==> job 2258: inputs <==
==> flow/design.v <==
module enc_bundler(
	input wire 						bundling_features,
    input wire [617-1:0]	bits_to_bundle,
    output wire 					thresholded_bit
    );
	localparam integer ENCODING_BIT_THR = 6;
    logic [1:0] tree_add_lvl_0	[0:307];
    wire  [2:0] tree_add_lvl_1	[0:153];
    wire  [3:0] tree_add_lvl_2	[0:76];
    wire  [4:0] tree_add_lvl_3	[0:38];
    wire  [5:0] tree_add_lvl_4	[0:18];
    wire  [6:0] tree_add_lvl_5	[0:9];
    wire  [7:0] tree_add_lvl_6	[0:4];
    wire  [8:0] tree_add_lvl_7	[0:1];
    wire  [9:0] tree_add_lvl_8;
    wire  [9:0] accumulated_sum;
	always_comb begin
			for (int i = 0; i < 308; i++ ) begin
			  tree_add_lvl_0[i] = bits_to_bundle[2*i] + bits_to_bundle[(2*i)+1];
			end
	end
    for (genvar i = 0; i < 154; i++ ) begin
      assign tree_add_lvl_1[i] = tree_add_lvl_0[2*i] + tree_add_lvl_0[(2*i)+1];
    end
    for (genvar i = 0; i < 77; i++ ) begin
      assign tree_add_lvl_2[i] = tree_add_lvl_1[2*i] + tree_add_lvl_1[(2*i)+1];
    end
    for (genvar i = 0; i < 38; i++ ) begin
      assign tree_add_lvl_3[i] = tree_add_lvl_2[2*i] + tree_add_lvl_2[(2*i)+1];
    end
    assign tree_add_lvl_3[38] = tree_add_lvl_2[76] + bits_to_bundle[616];
    for (genvar i = 0; i < 19; i++ ) begin
      assign tree_add_lvl_4[i] = tree_add_lvl_3[2*i] + tree_add_lvl_3[(2*i)+1];
    end
    for (genvar i = 0; i < 9; i++ ) begin
      assign tree_add_lvl_5[i] = tree_add_lvl_4[2*i] + tree_add_lvl_4[(2*i)+1];
    end
    assign tree_add_lvl_5[9] = tree_add_lvl_4[18] + tree_add_lvl_3[38];
    for (genvar i = 0; i < 5; i++ ) begin
      assign tree_add_lvl_6[i] = tree_add_lvl_5[2*i] + tree_add_lvl_5[(2*i)+1];
    end
    for (genvar i = 0; i < 2; i++ ) begin
      assign tree_add_lvl_7[i] = tree_add_lvl_6[2*i] + tree_add_lvl_6[(2*i)+1];
    end
    assign tree_add_lvl_8 = tree_add_lvl_7[0] + tree_add_lvl_7[1];
    assign accumulated_sum = tree_add_lvl_8 + tree_add_lvl_6[4]; 
    assign thresholded_bit = (accumulated_sum > ENCODING_BIT_THR) ? 1'b1 : 1'b0;
endmodule  
module enc_bundler_top(
	input  wire 						clk,
	input  wire 						nrst,
	input  wire 						bundling_features,
	input  wire [617-1:0]	bits_to_bundle,
	output logic 						encoded_bit
	);
	wire thresholded_bit;
	enc_bundler ENC_BUNDLER(
		.bundling_features					(bundling_features),
		.bits_to_bundle						(bits_to_bundle),
		.thresholded_bit					(thresholded_bit)
	);
	always_ff @(posedge clk or negedge nrst) begin
		if (!nrst) begin
			encoded_bit <= 1'b0;
		end
		else if (bundling_features) begin
			encoded_bit <= thresholded_bit;
		end
		else begin
			encoded_bit <= encoded_bit;
		end
	end
endmodule
==> flow/run.sh <==
#!/bin/bash
# the make line also repeats each setting of config.mk as NAME=value (left out here)
make -C /OpenROAD-flow-scripts/flow DESIGN_CONFIG=/design/flow/config.mk WORK_HOME=/design/flow/orfs CLKGATE_MAP_FILE= finish
==> flow/config.mk <==
export PLATFORM = sky130hd
export DESIGN_NAME = enc_bundler_top
export DESIGN_NICKNAME = enc_bundler_top
export VERILOG_FILES = /design/flow/design.v
export SDC_FILE = /design/flow/constraint.sdc
export NUM_CORES = 4
export LEC_CHECK = 0
export ABC_AREA = 1
export CAP_MARGIN = 20
export CORE_ASPECT_RATIO = 0.5
export CORE_MARGIN = 2
export CORE_UTILIZATION = 72
export CTS_CLUSTER_DIAMETER = 352
export CTS_CLUSTER_SIZE = 99
export HOLD_SLACK_MARGIN = 0.24
export PLACE_DENSITY = 0.6
export SETUP_SLACK_MARGIN = 0.97
export SLEW_MARGIN = 20
export TNS_END_PERCENT = 10
==> flow/constraint.sdc <==
create_clock -name core_clock -period 3.29 [get_ports {clk}]
set_input_delay 0.6580 -clock core_clock [delete_from_list [all_inputs] [get_ports {clk}]]
set_output_delay 0.6580 -clock core_clock [all_outputs]
set_load 0.01 [all_outputs]
==> job 2227 (differences from job 2258) <==
Settings changed: ABC_AREA 1 to not set, CORE_ASPECT_RATIO 0.5 to not set, CORE_UTILIZATION 72 to 27, CTS_CLUSTER_DIAMETER 352 to 395, CTS_CLUSTER_SIZE 99 to 90, HOLD_SLACK_MARGIN 0.24 to not set, MIN_ROUTING_LAYER set to met2, PLACE_DENSITY 0.6 to not set, PLACE_DENSITY_LB_ADDON set to 0.04, SETUP_SLACK_MARGIN 0.97 to not set, TNS_END_PERCENT 10 to not set.
==> flow/constraint.sdc (replaced) <==
create_clock -name core_clock -period 12.5 [get_ports {clk}]
set_input_delay 2.5000 -clock core_clock [delete_from_list [all_inputs] [get_ports {clk}]]
set_output_delay 2.5000 -clock core_clock [all_outputs]
set_load 0.01 [all_outputs]
==> results <==
Job 2227 finished clean. Job 2258 failed in detailed placement (3_5_place_dp), error DPL-0038.
Between job 2258 and job 2227, the lower synthesized cell count is in job 2227 (gap about 2%, measured against job 2227).
Against job 2227, the area after synthesis of job 2258 is higher by about 0.5%.
The die size of job 2227 is 2.6 times that of job 2258.
==> figures <==
metric	job 2258	job 2227
Chip area	24800 um2	64300 um2
Synthesized-area fraction occupied by and/or/nand/nor cells	1.77%	0.714%
Cell Rows	39	91
Run status	stopped before the end	complete, no violations
Stage where the flow stopped	detailed placement (3_5_place_dp)	-
Post-synth cell types	17	34
Share of synthesized cell area in and-or and or-and compound cells	0.385%	1.05%
Synth Net Count	2993	2958
Mux share	0%	0.0595%
Portion of the post-synthesis area used by sequential elements	0.148%	0.149%
Mapped Cells	1696	1661
Avg Inst Size Synth	9.97 um2	10.1 um2
Summed instance area of the synthesized netlist	16900 um2	16800 um2
DIE HEIGHT	112 um	254 um
Chip Width	221 um	254 um
Adder-Cell Fraction of Synth Area	76.7%	77.1%
Top area contributor share	70.9%	71.3%
Area of the synthesized netlist per yosys stat	16900 um2	16800 um2
Final RePlAce weighted congestion	1.04	0.887
Xor-xnor portion of the synthesized cell area	0%	0.0520%
